== pepper ==
## LASER
module LASER(
	CLK,
	RST,
	X,
	Y,
	C1X,
	C1Y,
	C2X,
	C2Y,
	DONE
);
input 		    CLK, RST;
input [3:0]         X, Y;
output reg	    DONE;
output reg [3:0]    C1X, C1Y, C2X, C2Y;
parameter    s_idle    = 'd0,
	     s_input   = 'd1,
	     s_circle1 = 'd2,
             s_circle2 = 'd3,
	     s_check   = 'd4,
	     s_output  = 'd5;
integer    i,j;
reg 	     map[0:15][0:15];
reg [2:0]    current_state, next_state;
reg [5:0]    cover_num1, best_num1, cover_num2, best_num2, previous_sum; 	
reg [6:0]    cnt, cnt1;
reg signed [4:0]    bias_x, bias_y;
reg signed [4:0]    cur_x, cur_y, cir1_x, cir1_y, cir2_x, cir2_y;
reg signed [4:0]    best_x1, best_y1, best_x2, best_y2;
reg signed [4:0]    last_x1, last_y1, last_x2, last_y2;
wire	convergence, search_finish, delay_flag;
wire    outside_x1, outside_y1, outside_x2, outside_y2;
wire signed[5:0]    dis1, dis2; 		
assign dis1 = (cur_x-cir1_x)*(cur_x-cir1_x) + (cur_y-cir1_y)*(cur_y-cir1_y);
assign dis2 = (cur_x-cir2_x)*(cur_x-cir2_x) + (cur_y-cir2_y)*(cur_y-cir2_y);
assign search_finish = (cnt == 'd63 && cnt1 == 'd80);
assign delay_flag = (cnt1 == 'd80);
assign convergence = (best_num1 + best_num2 <= previous_sum );
assign outside_x1 = (cir1_x + bias_x > 'd15 || cir1_x + bias_x < 0);
assign outside_y1 = (cir1_y + bias_y > 'd15 || cir1_y + bias_y < 0);
assign outside_x2 = (cir2_x + bias_x > 'd15 || cir2_x + bias_x < 0);
assign outside_y2 = (cir2_y + bias_y > 'd15 || cir2_y + bias_y < 0);
always@(posedge CLK) begin
        if(RST)	
            current_state <= s_idle;
        else	
	    current_state <= next_state;
end
always@(*) begin
        next_state = current_state;
        case(current_state)
            s_idle   : 			     next_state = s_input;
	    s_input  :  if(cnt == 'd39)	     next_state = s_circle1;
	    s_circle1:  if(search_finish)    next_state = s_circle2;
  ...
Size in the first run: ~1800 cells after synthesis, ~27 I/O pins, ~0.018 mm^2 of cells after synthesis.
==> flow/config.mk <==
export PLATFORM = sky130hd
export DESIGN_NAME = LASER
export DESIGN_NICKNAME = LASER
export VERILOG_FILES = /design/flow/design.v
export SDC_FILE = /design/flow/constraint.sdc
export NUM_CORES = 4
export LEC_CHECK = 0
export ABC_AREA = 0
export CAP_MARGIN = 15
export CELL_PAD_IN_SITES_DETAIL_PLACEMENT = 0
export CELL_PAD_IN_SITES_GLOBAL_PLACEMENT = 0
export CORE_ASPECT_RATIO = 1.0
export CORE_MARGIN = 2
export CORE_UTILIZATION = 72
export CTS_CLUSTER_SIZE = 42
export GPL_TIMING_DRIVEN = 1
export PLACE_DENSITY_LB_ADDON = 0.0
export SETUP_SLACK_MARGIN = 1.58
export SLEW_MARGIN = 10
export TNS_END_PERCENT = 65
==> flow/constraint.sdc <==
create_clock -name core_clock -period 5.3 [get_ports {CLK}]
set_input_delay 1.0600 -clock core_clock [delete_from_list [all_inputs] [get_ports {CLK}]]
set_output_delay 1.0600 -clock core_clock [all_outputs]
set_load 0.01 [all_outputs]
run.sh (not shown) runs the stock make flow with config.mk's settings and CLKGATE_MAP_FILE=.
| pepper | all stages done | FAIL | setup timing |
--- input diff pepper..yarrow ---
Settings: an added CTS_CLUSTER_DIAMETER of 29; a change of SLEW_MARGIN from 10 to 20; an added HOLD_SLACK_MARGIN of -0.07; a change of CTS_CLUSTER_SIZE from 42 to 70; a change of CAP_MARGIN from 15 to 0; a change of SETUP_SLACK_MARGIN from 1.58 to 0.76.
- In yarrow the implementation completed, yet the final layout does not meet the checks, the culprit being setup timing.
- From pepper to yarrow the numbers moved as follows: number of buffers inserted for hold repair after clock tree synthesis barely changed, layout-stage area growth over the synthesis result shows an increase of 6.6 points, register-to-register slack dropped 30 ps, clock-pin slew on the worst setup and hold paths has remained practically unchanged.
- Switching power total (yarrow / pepper): 1.3
- yarrow vs. pepper: clock skew up 17 ps, yosys synthesis chip area now sits at about the same level, final cell count without fillers now larger.
- In the flow results for yarrow and pepper, the first-pass GRT wire length is smaller on pepper.
Input changes introduced in nickel (baseline for comparison: yarrow):
Settings: swapping 70 for 59 in CTS_CLUSTER_SIZE; clearing HOLD_SLACK_MARGIN, which used to be -0.07; swapping 0 for 1 in CELL_PAD_IN_SITES_DETAIL_PLACEMENT; swapping 72 for 70 in CORE_UTILIZATION; swapping 0.76 for 0.53 in SETUP_SLACK_MARGIN; clearing CTS_CLUSTER_DIAMETER, which used to be 29; swapping 0.0 for 0.09 in PLACE_DENSITY_LB_ADDON; putting MAX_ROUTING_LAYER at met4 where nothing was set; swapping 0 for 25 in CAP_MARGIN.
Notes after the runs:
nickel: it failed with a tool error in clock tree synthesis, so there are no final results.
Synthesized area came out exactly the same in nickel and yarrow.
Total core area: higher on nickel
Sort nickel and yarrow by count of standard-cell rows asc -> top: yarrow
From yarrow to nickel, post-synthesis chip area from yosys did not move at all.
yarrow → nickel: post-synthesis share of cell area spent on xor and xnor gates closely matched the old numbers; die area saw an increase.
nickel and yarrow ended up with nearly the same post-place instance area.
Comparing floorplan die height for nickel and yarrow, the smaller number came from yarrow.
In the reports for nickel and yarrow, the smaller minimum setup slack after placement belongs to nickel.
nickel vs yarrow: horizontal die dimension up in nickel
Between nickel and yarrow, the fraction of the core area occupied by cells at floorplan is lower for nickel.
The inputs of willow differ from those of nickel as listed below.
Settings: CAP_MARGIN now 20, was 25; SETUP_SLACK_MARGIN now -0.25, was 0.53; CELL_PAD_IN_SITES_DETAIL_PLACEMENT now 0, was 1; MAX_ROUTING_LAYER no longer set, was met4; CORE_UTILIZATION now 71, was 70; CTS_CLUSTER_SIZE no longer set, was 59; the clock period (ns, I/O delays scaled along) now 4.2, was 5.3.
Findings:
Share of synthesized cell area in and, or, nand and nor gates came out exactly the same in willow and nickel.
willow vs. nickel: vertical die size shows a reduction of 0.69%; die area shrank by 380 um^2.
willow -> stages 100% | layout checks FAIL | setup timing

* * *

Starting RTL as in the previous note.
Settings: LEC_CHECK=0, ABC_AREA=1, CAP_MARGIN=0, CELL_PAD_IN_SITES_DETAIL_PLACEMENT=2, CELL_PAD_IN_SITES_GLOBAL_PLACEMENT=2, CORE_ASPECT_RATIO=0.59, CORE_MARGIN=3, CORE_UTILIZATION=40, MAX_ROUTING_LAYER=met4, MIN_ROUTING_LAYER=met2, SETUP_SLACK_MARGIN=0.64, SLEW_MARGIN=40, TNS_END_PERCENT=90; clock period 6.0 ns.
Edit:
Settings changed: ABC_AREA 1 to not set, CAP_MARGIN 0 to 20, CELL_PAD_IN_SITES_DETAIL_PLACEMENT 2 to not set, CELL_PAD_IN_SITES_GLOBAL_PLACEMENT 2 to not set, CORE_ASPECT_RATIO 0.59 to not set, CORE_MARGIN 3 to 2, MAX_ROUTING_LAYER met4 to not set, MIN_ROUTING_LAYER met2 to not set, SETUP_SLACK_MARGIN 0.64 to not set, SLEW_MARGIN 40 to 20, TNS_END_PERCENT 90 to not set.
Clock period 6.0 ns to 5.79 ns, I/O delays scaled along.
Outcome: The new run finished with timing, DRC and antenna clean; clock power came out higher by about 7.5%; clock-buffer cell count came out lower by 10; worst setup slack got worse by 140 ps; first-iteration DRC count came out lower by about 70%; total power stays flat; wire length came out lower by about 43%; via count came out lower by 45%; hold slack got worse by 32 ps; area after synthesis came out lower by about 5%; die area came out lower by about 7%; fmax came out higher by about 1.3%.
Edit:
Settings changed: ABC_AREA set to 1, CORE_UTILIZATION 40 to 72, CTS_CLUSTER_DIAMETER set to 343.
Clock period 5.79 ns to 2.7 ns, I/O delays scaled along.
=>
- The changed run ran to the end with violations: setup timing
- global-route usage is higher by 20 points
- setup slack degrades by 3300 ps
- die size is lower by 41%
- power is higher by 110%
Edit:
Settings changed: ABC_AREA 1 to not set, CORE_UTILIZATION 72 to 68.
Clock period 2.7 ns to 3.62 ns, I/O delays scaled along.
Effect: The new run reached the layout checks and failed them: setup timing; final cell count is lower by about a fifth; count of clock-buffer cells in the layout does not change; register-to-register slack improves by 1400 ps; wire length is lower by about a fifth; core utilization is lower by 5.6 points; setup slack improves by 1400 ps; design area is lower by a few percent; critical path depth is lower by 2.

* * *

LASER again, from the RTL that the note above started with.
## LASER
module LASER(
	CLK,
	RST,
	X,
	Y,
	C1X,
	C1Y,
	C2X,
	C2Y,
	DONE
);
export LEC_CHECK = 0
export ABC_AREA = 1
export CAP_MARGIN = 0
export CELL_PAD_IN_SITES_DETAIL_PLACEMENT = 0
export CELL_PAD_IN_SITES_GLOBAL_PLACEMENT = 0
export CORE_ASPECT_RATIO = 1.0
export CORE_MARGIN = 2
export CORE_UTILIZATION = 72
export CTS_CLUSTER_DIAMETER = 233
export GPL_TIMING_DRIVEN = 1
export PLACE_DENSITY_LB_ADDON = 0.09
export SETUP_SLACK_MARGIN = -0.0
export SLEW_MARGIN = 20
export TNS_END_PERCENT = 65
create_clock -name core_clock -period 4.26 [get_ports {CLK}]
The first run finished but failed the layout checks on negative setup slack.
Rerun with:
- ABC_AREA: 1 -> default
- CAP_MARGIN: 0 -> 20
- CELL_PAD_IN_SITES_DETAIL_PLACEMENT: 0 -> default
- CELL_PAD_IN_SITES_GLOBAL_PLACEMENT: 0 -> default
- CORE_ASPECT_RATIO: 1.0 -> default
- CORE_UTILIZATION: 72 -> 8
- CTS_CLUSTER_DIAMETER: 233 -> default
- GPL_TIMING_DRIVEN: 1 -> default
- PLACE_DENSITY_LB_ADDON: 0.09 -> default
- SETUP_SLACK_MARGIN: -0.0 -> default
- TNS_END_PERCENT: 65 -> default
- clock period: 4.26 -> 7.1 ns (I/O delays scaled with it)
After rerunning: Now the flow completed without violations. Design area went up by 9.5%. Total power went down by 39%. First-iteration DRC count went down by 59%. Clock power went down by 33%.
Rerun with:
- CORE_UTILIZATION: 8 -> 40
- clock period: 7.1 -> 5.89 ns (I/O delays scaled with it)
Result:
- The changed run passed the timing, design-rule and antenna checks
- clock skew drops by 56 ps
- die size came out lower by 80%
- total power climbs by 19%
- non-clock buffer count rises by 4
- final area goes down by 13%
- clock-buffer cell count came out higher by 9
- maximum frequency came out higher by 8.1%
- via count increases by 0.70%
- setup slack got worse by 760 ps
- hold slack stays flat
- core utilization increases by 35 points
Rerun with:
- CORE_UTILIZATION: 40 -> 44
- clock period: 5.89 -> 3.27 ns (I/O delays scaled with it)
Result: Now the flow finished but failed the layout checks on negative setup slack. Worst hold slack stays flat. Register-to-register slack is worse by 2300 ps. Final cell count grows by a few percent. Wire length grows by a few percent. Non-clock buffer count grows by 133. Via count grows by a few percent. Die area shrinks by a little under a tenth. Clock-buffer cell count shrinks by 10. Clock power grows by well over a third. Sequential power grows by well over a third.
Rerun with:
- CORE_UTILIZATION: 44 -> 41
- clock period: 3.27 -> 5.79 ns (I/O delays scaled with it)
After rerunning: With this change the flow finished clean. Global-route usage fell by 2.0 points. Total power fell by 44%. Critical path depth fell by 3. Design area fell by about 6%. Wire length fell by 3.8%. Sequential share of layout area rose by 2.6 points. Cell count fell by 2.8%. Via count fell by 3.5%.
Rerun with:
- CAP_MARGIN: 20 -> 15
- CORE_UTILIZATION: 41 -> 72
- HOLD_SLACK_MARGIN: default -> -0.08
- PLACE_DENSITY_LB_ADDON: default -> 0.0
- SETUP_SLACK_MARGIN: default -> 0.78
- clock period: 5.79 -> 4.98 ns (I/O delays scaled with it)
- The changed run finished but failed the layout checks on negative setup slack
- cell area falls by 0.85%
- combinational power rises by 26%
- sequential cell count stays the same
- count of clock-buffer cells in the layout falls by 1
- fmax rises by 2.9%
- global-route usage rises by 16 points
- setup slack degrades by 660 ps
- routed wire length rises by 2.3%
- power rises by 12%
- via count rises by 4.3%
- die size falls by 42%

* * *

## run A
The RTL this note starts from:
==> flow/design.v <==
module LASER(
	CLK,
	RST,
	X,
	Y,
	C1X,
	C1Y,
	C2X,
	C2Y,
	DONE
);
input 		    CLK, RST;
input [3:0]         X, Y;
output reg	    DONE;
output reg [3:0]    C1X, C1Y, C2X, C2Y;
parameter    s_idle    = 'd0,
	     s_input   = 'd1,
	     s_circle1 = 'd2,
             s_circle2 = 'd3,
	     s_check   = 'd4,
	     s_output  = 'd5;
integer    i,j;
reg 	     map[0:15][0:15];
reg [2:0]    current_state, next_state;
reg [5:0]    cover_num1, best_num1, cover_num2, best_num2, previous_sum; 	
reg [6:0]    cnt, cnt1;
reg signed [4:0]    bias_x, bias_y;
reg signed [4:0]    cur_x, cur_y, cir1_x, cir1_y, cir2_x, cir2_y;
reg signed [4:0]    best_x1, best_y1, best_x2, best_y2;
reg signed [4:0]    last_x1, last_y1, last_x2, last_y2;
wire	convergence, search_finish, delay_flag;
wire    outside_x1, outside_y1, outside_x2, outside_y2;
wire signed[5:0]    dis1, dis2; 		
assign dis1 = (cur_x-cir1_x)*(cur_x-cir1_x) + (cur_y-cir1_y)*(cur_y-cir1_y);
assign dis2 = (cur_x-cir2_x)*(cur_x-cir2_x) + (cur_y-cir2_y)*(cur_y-cir2_y);
assign search_finish = (cnt == 'd63 && cnt1 == 'd80);
assign delay_flag = (cnt1 == 'd80);
assign convergence = (best_num1 + best_num2 <= previous_sum );
assign outside_x1 = (cir1_x + bias_x > 'd15 || cir1_x + bias_x < 0);
assign outside_y1 = (cir1_y + bias_y > 'd15 || cir1_y + bias_y < 0);
assign outside_x2 = (cir2_x + bias_x > 'd15 || cir2_x + bias_x < 0);
assign outside_y2 = (cir2_y + bias_y > 'd15 || cir2_y + bias_y < 0);
always@(posedge CLK) begin
        if(RST)	
            current_state <= s_idle;
        else	
	    current_state <= next_state;
end
always@(*) begin
        next_state = current_state;
        case(current_state)
            s_idle   : 			     next_state = s_input;
	    s_input  :  if(cnt == 'd39)	     next_state = s_circle1;
	    s_circle1:  if(search_finish)    next_state = s_circle2;
	    s_circle2:  if(search_finish)    next_state = s_check;
	    s_check  :  if(convergence)	     next_state = s_output;
	                else	             next_state = s_circle2;
	    s_output : 			     next_state = s_input;
        endcase
end
always@(posedge CLK) begin
        case(current_state)
            s_idle   :  if(RST)			       cnt <= 'd0;  
	    s_input  :  if(cnt == 'd39)		       cnt <= 'd0;
		        else 			       cnt <= cnt+1;
	    s_circle1:  if(next_state == s_circle2)    cnt <= 'd0;
		        else if(delay_flag)	       cnt <= cnt+1;
	    s_circle2:  if(next_state == s_check)      cnt <= 'd0;     
	                else if(delay_flag)	       cnt <= cnt+1;
	    s_output :				       cnt <= 'd0;					
        endcase
end
always@(posedge CLK) begin
        case(current_state)
            s_idle   :  if(RST)		  cnt1 <= 'd0;  
	    s_circle1:  if(delay_flag)    cnt1 <= 'd0;
	                else 		  cnt1 <= cnt1+1;
	    s_circle2:  if(delay_flag)	  cnt1 <= 'd0;
		        else 		  cnt1 <= cnt1+1;
	    s_output :			  cnt1 <= 'd0;
    endcase
end
always@(posedge CLK) begin
        case(current_state)
            s_idle   : if(RST)
		           for(i=0;i<16;i=i+1)
		               for(j=0;j<16;j=j+1)
		                   map[i][j] <= 'd0;
	    s_input  : map[X][Y] <= 'd1;
	    s_output : for(i=0;i<16;i=i+1)
		           for(j=0;j<16;j=j+1)
			       map[i][j] <= 'd0;		
        endcase
end
always@(posedge CLK) begin
	case(current_state)
		s_idle   : if(RST)    cur_x <= 0;
		s_circle1: 	      cur_x <= (outside_x1) ? 0 : cir1_x + bias_x;
		s_circle2:	      cur_x <= (outside_x2) ? 0 : cir2_x + bias_x;
		s_output : 	      cur_x <= 0;
	endcase
end
always@(posedge CLK) begin
	case(current_state)
		s_idle   : if(RST)    cur_y <= 0;
		s_circle1: 	      cur_y <= (outside_y1) ? 0 : cir1_y + bias_y;
		s_circle2:	      cur_y <= (outside_y2) ? 0 : cir2_y + bias_y;
		s_output : 	      cur_y <= 0;
	endcase
end
always@(posedge CLK) begin
	case(current_state)
	    s_idle   : 	if(RST)    
                            begin	
                                cir1_x <= 2; 			
                                cir1_y <= 0; 		 	
                            end
	    s_circle1:  if(delay_flag)			
			    begin	
			        if(cir1_x == 'd14)	
                                    begin	
                                        cir1_x <= 2; 			
                                        cir1_y <= cir1_y+2; 	
                                    end
			        else				
                                    begin	
                                        cir1_x <= cir1_x + 2;
				    end
			     end
			 else if(delay_flag)		
                             begin	
                                 cir1_x <= cir1_x + 2;
			     end 
	     s_check  :  if(!convergence)
		             begin   
                                 cir1_x <= best_x2;
		                 cir1_y <= best_y2;
		             end  
	     s_output :	 begin	
                             cir1_x <= 2; 			
                             cir1_y <= 0;
 			 end
	 endcase
end
always@(posedge CLK) begin
	case(current_state)
	    s_idle   : 	if(RST)					
                            begin
                                cir2_x <= 2; 			
                                cir2_y <= 0; 			
                            end
	    s_circle2:  if(delay_flag)
			    begin	
			        if(cir2_x == 'd14)	
                                    begin	
                                        cir2_x <= 2; 			
                                        cir2_y <= cir2_y+2;
                                    end
				else
				    begin
                                	cir2_x <= cir2_x + 2;
				    end
			     end
	    s_check  :  if(!convergence)
		            begin	
                                cir2_x <= 2; 			
                                cir2_y <= 0; 			
                            end
	    s_output :	
		        begin	
                            cir2_x <= 2; 			
                            cir2_y <= 0; 			
                        end
	endcase
end
always@(posedge CLK) begin
	case(current_state)
	    s_idle   :  if(RST)					
                            begin	
                                best_x1 <= 0; 
                                best_y1 <= 0; 												
                            end
	    s_circle1:  if(delay_flag)			
                            begin	
                                best_x1 <= (cover_num1 > best_num1) ? cir1_x : best_x1;
				best_y1 <= (cover_num1 > best_num1) ? cir1_y : best_y1;
                            end
	    s_check  :  if(!convergence)		
                            begin	
                                best_x1 <= best_x2;
			        best_y1 <= best_y2;										
                            end
	    s_output :							
                            begin	
                                best_x1 <= 0; 
				best_y1 <= 0; 												
                            end
	endcase
end
always@(posedge CLK) begin
	case(current_state)
            s_idle   : 	if(RST)					
                            begin
	                        best_x2 <= 0; 
				best_y2 <= 0;
 			    end
	    s_circle2:  if(delay_flag)			
                            begin
                         	best_x2 <= (cover_num2 > best_num2) ? cir2_x : best_x2;
				best_y2 <= (cover_num2 > best_num2) ? cir2_y : best_y2;
                            end 
	    s_output :	begin	
                            best_x2 <= 0; 
			    best_y2 <= 0; 	
                        end
	endcase
end
always@(posedge CLK) begin
	case(current_state)
	    s_idle   : if(RST) 					
                           bias_x <= -'d4;
	    s_circle1: if(bias_x == 'd4)
		           bias_x <= -'d4;
		       else
			   bias_x <= bias_x+1;
	    s_circle2: if(bias_x == 'd4)		
                           bias_x <= -'d4;
		       else	
			   bias_x <= bias_x+1;
	    s_output : bias_x <= -'d4;
	endcase
end
always@(posedge CLK) begin
	case(current_state)
	    s_idle   : if(RST) 					
                           bias_y <= -'d4;
	    s_circle1: if(delay_flag)			
                           bias_y <= -'d4;
		       else if(bias_x == 'd4)	
                           bias_y <= bias_y+1;	 			
	    s_circle2: if(delay_flag)			
                           bias_y <= -'d4;
		       else if(bias_x == 'd4)	
                           bias_y <= bias_y+1;	
	    s_output : bias_y <= -'d4;
	endcase
end
always@(posedge CLK) begin
	case(current_state)
	    s_idle   : if(RST) 												
                           cover_num1 <= 'd0;
	    s_circle1: if(delay_flag)										
                           cover_num1 <= 'd0;
		       else if(outside_x1 || outside_y1)					
                           cover_num1 <= cover_num1;
		       else if(dis1 <= 'sd16  && map[cur_x][cur_y] == 'd1)	
                           cover_num1 <= cover_num1+1;					 
	    s_output : 						 								
                       cover_num1 <= 'd0;
	endcase
end
always@(posedge CLK) begin
	case(current_state)
	    s_idle   : if(RST) 												
                           best_num1 <= 'd0;
	    s_circle1: if(delay_flag)										
                           best_num1 <= (cover_num1 > best_num1) ? cover_num1 : best_num1;					
	    s_check  : if(!convergence)										
                           best_num1 <= best_num2;		
	    s_output : 														
                           best_num1 <= 'd0;
	endcase
end
always@(posedge CLK) begin
	case(current_state)
	    s_idle   : if(RST) 												
                           cover_num2 <= 'd0;				
	    s_circle2: if(delay_flag)										
                           cover_num2 <= 'd0;
		       else if(outside_x2 || outside_y2)					
                           cover_num2 <= cover_num2;
		       else if(dis2 <= 'sd16  && map[cur_x][cur_y] == 'd1)	
                           cover_num2 <= (dis1 > 'sd16) ? cover_num2+1 : cover_num2;	
	    s_output : 														
                       cover_num2 <= 'd0;
	endcase
end
always@(posedge CLK) begin
	case(current_state)
	    s_idle   : if(RST) 												
                           best_num2 <= 'd0;				
	    s_circle2: if(delay_flag)										
                           best_num2 <= (cover_num2 > best_num2) ? cover_num2 : best_num2;
	    s_check	 : if(!convergence)										
                           best_num2 <= 'd0;
	    s_output : 														
                           best_num2 <= 'd0;
	endcase
end
always@(posedge CLK) begin
	case(current_state)
	    s_idle   : if(RST) 	           previous_sum <= 'd0;				
	    s_check  : if(!convergence)    previous_sum <= best_num1 + best_num2;	
	    s_output : 		           previous_sum <= 'd0;
	endcase
end
always@(posedge CLK) begin
	if(current_state == s_check && !convergence)
	begin
	    last_x1 <= best_x1;
	    last_y1 <= best_y1;
	    last_x2 <= best_x2;
	    last_y2 <= best_y2;
	end
	else if(current_state == s_output)
	begin
            last_x1 <= 'd0;
	    last_y1 <= 'd0;
	    last_x2 <= 'd0;
	    last_y2 <= 'd0;
	end
end
always@(posedge CLK) begin
	if(next_state == s_output)    DONE <= 'd1;
	else			      DONE <= 'd0;
end
always@(posedge CLK) begin
	if(next_state == s_output) 
	begin
	    C1X <= last_x1[3:0];
	    C1Y <= last_y1[3:0];
	    C2X <= last_x2[3:0];
	    C2Y <= last_y2[3:0];
	end
	else
	begin
	    C1X <= 'd0;
	    C1Y <= 'd0;
	    C2X <= 'd0;
	    C2Y <= 'd0;
	end
end
endmodule 
clock: 3.51 ns
lec_check: 0
abc_area: 1
cap_margin: 25
cell_pad_in_sites_detail_placement: 1
cell_pad_in_sites_global_placement: 1
core_aspect_ratio: 1.0
core_margin: 6
core_utilization: 70
cts_cluster_diameter: 161
cts_cluster_size: 59
gpl_routability_driven: 0
gpl_timing_driven: 1
hold_slack_margin: 0.23
max_routing_layer: met4
place_density: 0.51
setup_slack_margin: -0.25
slew_margin: 20
tns_end_percent: 35
Run A terminated abnormally: 3_1_place_gp_skip_io reported GPL-0301.
The following lists how run B was set up differently from run A:
==> flow/config.mk <==
export PLATFORM = sky130hd
export DESIGN_NAME = LASER
export DESIGN_NICKNAME = LASER
export VERILOG_FILES = /design/flow/design.v
export SDC_FILE = /design/flow/constraint.sdc
export NUM_CORES = 4
export LEC_CHECK = 0
export ABC_AREA = 0
export CAP_MARGIN = 25
export CELL_PAD_IN_SITES_DETAIL_PLACEMENT = 1
export CELL_PAD_IN_SITES_GLOBAL_PLACEMENT = 0
export CORE_ASPECT_RATIO = 1.0
export CORE_MARGIN = 6
export CORE_UTILIZATION = 70
export CTS_CLUSTER_DIAMETER = 161
export CTS_CLUSTER_SIZE = 59
export GPL_ROUTABILITY_DRIVEN = 0
export GPL_TIMING_DRIVEN = 1
export HOLD_SLACK_MARGIN = 0.23
export MAX_ROUTING_LAYER = met4
export PLACE_DENSITY_LB_ADDON = 0.09
export SETUP_SLACK_MARGIN = -0.25
export SLEW_MARGIN = 20
export TNS_END_PERCENT = 65
[summary]
Status for run B and run A: no clean run. Run B got as far as 3_5_place_dp, where a tool error ended the run. Higher part of the Yosys area used for sequential elements among run B and run A: run B. Multiplexer fraction of the synthesized cell area was lower in the run labelled run A. Run B: area of the chip 0.0015 sq mm below run A. Delta (run B minus run A): AND-OR/OR-AND share of the synthesized area rose by 2.7 points; effective utilization at floorplan rose by 0.53 points; cell area after synthesis fell by 980 sq um; synthesized flop and latch total stayed essentially flat. Between run B and run A, it is run B whose cell count after synthesis is lower, by about 25%. Comparing number of standard-cell rows in the floorplan for run B and run A, the smaller number came from run B. Higher mean post-synth cell area among run B and run A: run B.
## Diff of input files: run C against run B
==> flow/config.mk <==
export PLATFORM = sky130hd
export DESIGN_NAME = LASER
export DESIGN_NICKNAME = LASER
export VERILOG_FILES = /design/flow/design.v
export SDC_FILE = /design/flow/constraint.sdc
export NUM_CORES = 4
export LEC_CHECK = 0
export ABC_AREA = 0
export CAP_MARGIN = 20
export CELL_PAD_IN_SITES_DETAIL_PLACEMENT = 0
export CELL_PAD_IN_SITES_GLOBAL_PLACEMENT = 0
export CORE_ASPECT_RATIO = 1.0
export CORE_MARGIN = 2
export CORE_UTILIZATION = 72
export GPL_TIMING_DRIVEN = 1
export PLACE_DENSITY_LB_ADDON = 0.0
export SETUP_SLACK_MARGIN = 1.58
export SLEW_MARGIN = 20
export TNS_END_PERCENT = 65
==> flow/constraint.sdc <==
create_clock -name core_clock -period 5.3 [get_ports {CLK}]
set_input_delay 1.0600 -clock core_clock [delete_from_list [all_inputs] [get_ports {CLK}]]
set_output_delay 1.0600 -clock core_clock [all_outputs]
set_load 0.01 [all_outputs]
[summary]
- Changes observed in run C relative to run B: area fraction in full adders, half adders and majority gates level; number of buffer cells added on primary ports comparable; die boundary width decreased 10 um.
- Re y dimension of the die: run C is about 6% down on run B.
- Finished, but not clean: run C, with setup timing.
- Taking run B as the reference, in run C core area down 1.4%; area of the die down about 11%; initial standard-cell utilization of the core up 1.0 points.
## Diff of input files: run D against run C
-- flow/config.mk --
<<< run C, line 12
export CORE_ASPECT_RATIO = 1.0
export CORE_MARGIN = 2
export CORE_UTILIZATION = 72
export GPL_TIMING_DRIVEN = 1
export PLACE_DENSITY_LB_ADDON = 0.0
export SETUP_SLACK_MARGIN = 1.58
export SLEW_MARGIN = 20
export TNS_END_PERCENT = 65
>>> run D, line 12
export CORE_ASPECT_RATIO = 1.0
export CORE_MARGIN = 2
export CORE_UTILIZATION = 71
export GPL_TIMING_DRIVEN = 1
export PLACE_DENSITY_LB_ADDON = 0.09
export SETUP_SLACK_MARGIN = 0.11
export SLEW_MARGIN = 20
export TNS_END_PERCENT = 65
==> flow/constraint.sdc <==
create_clock -name core_clock -period 4.2 [get_ports {CLK}]
set_input_delay 0.8400 -clock core_clock [delete_from_list [all_inputs] [get_ports {CLK}]]
set_output_delay 0.8400 -clock core_clock [all_outputs]
set_load 0.01 [all_outputs]
--- outcome ---
- The layout from run D, despite a flow that completed every stage, fails the layout checks, with the failing checks listed as setup timing.
- Of run C and run D, run D shows the higher combinational cell fraction of total power, with run C below it.
- On final clock period utilization by the worst path: between run C and run D, it ends up lower for run C.
- Note that the largest net degree at the start of global routing recorded for run C amounts to 1.5 times the value seen in run D.
- The global-route congestion overflow total on run D is in line with that on run C.
- Going from run C to run D, clock network contribution to total cell area neither gained nor lost much; layout-stage area growth over the synthesis result shows an increase of 1.8 points; hold slack barely changed; met1 routing resource usage after global routing has decreased; post-route worst setup slack decreased by 1.18 ns relative to the old numbers.
- Met3 wire length (lower): run C
- Number of vias per cell after detailed routing delta (run C -> run D): insignificant
Power is estimated from default activity; no workload was simulated.
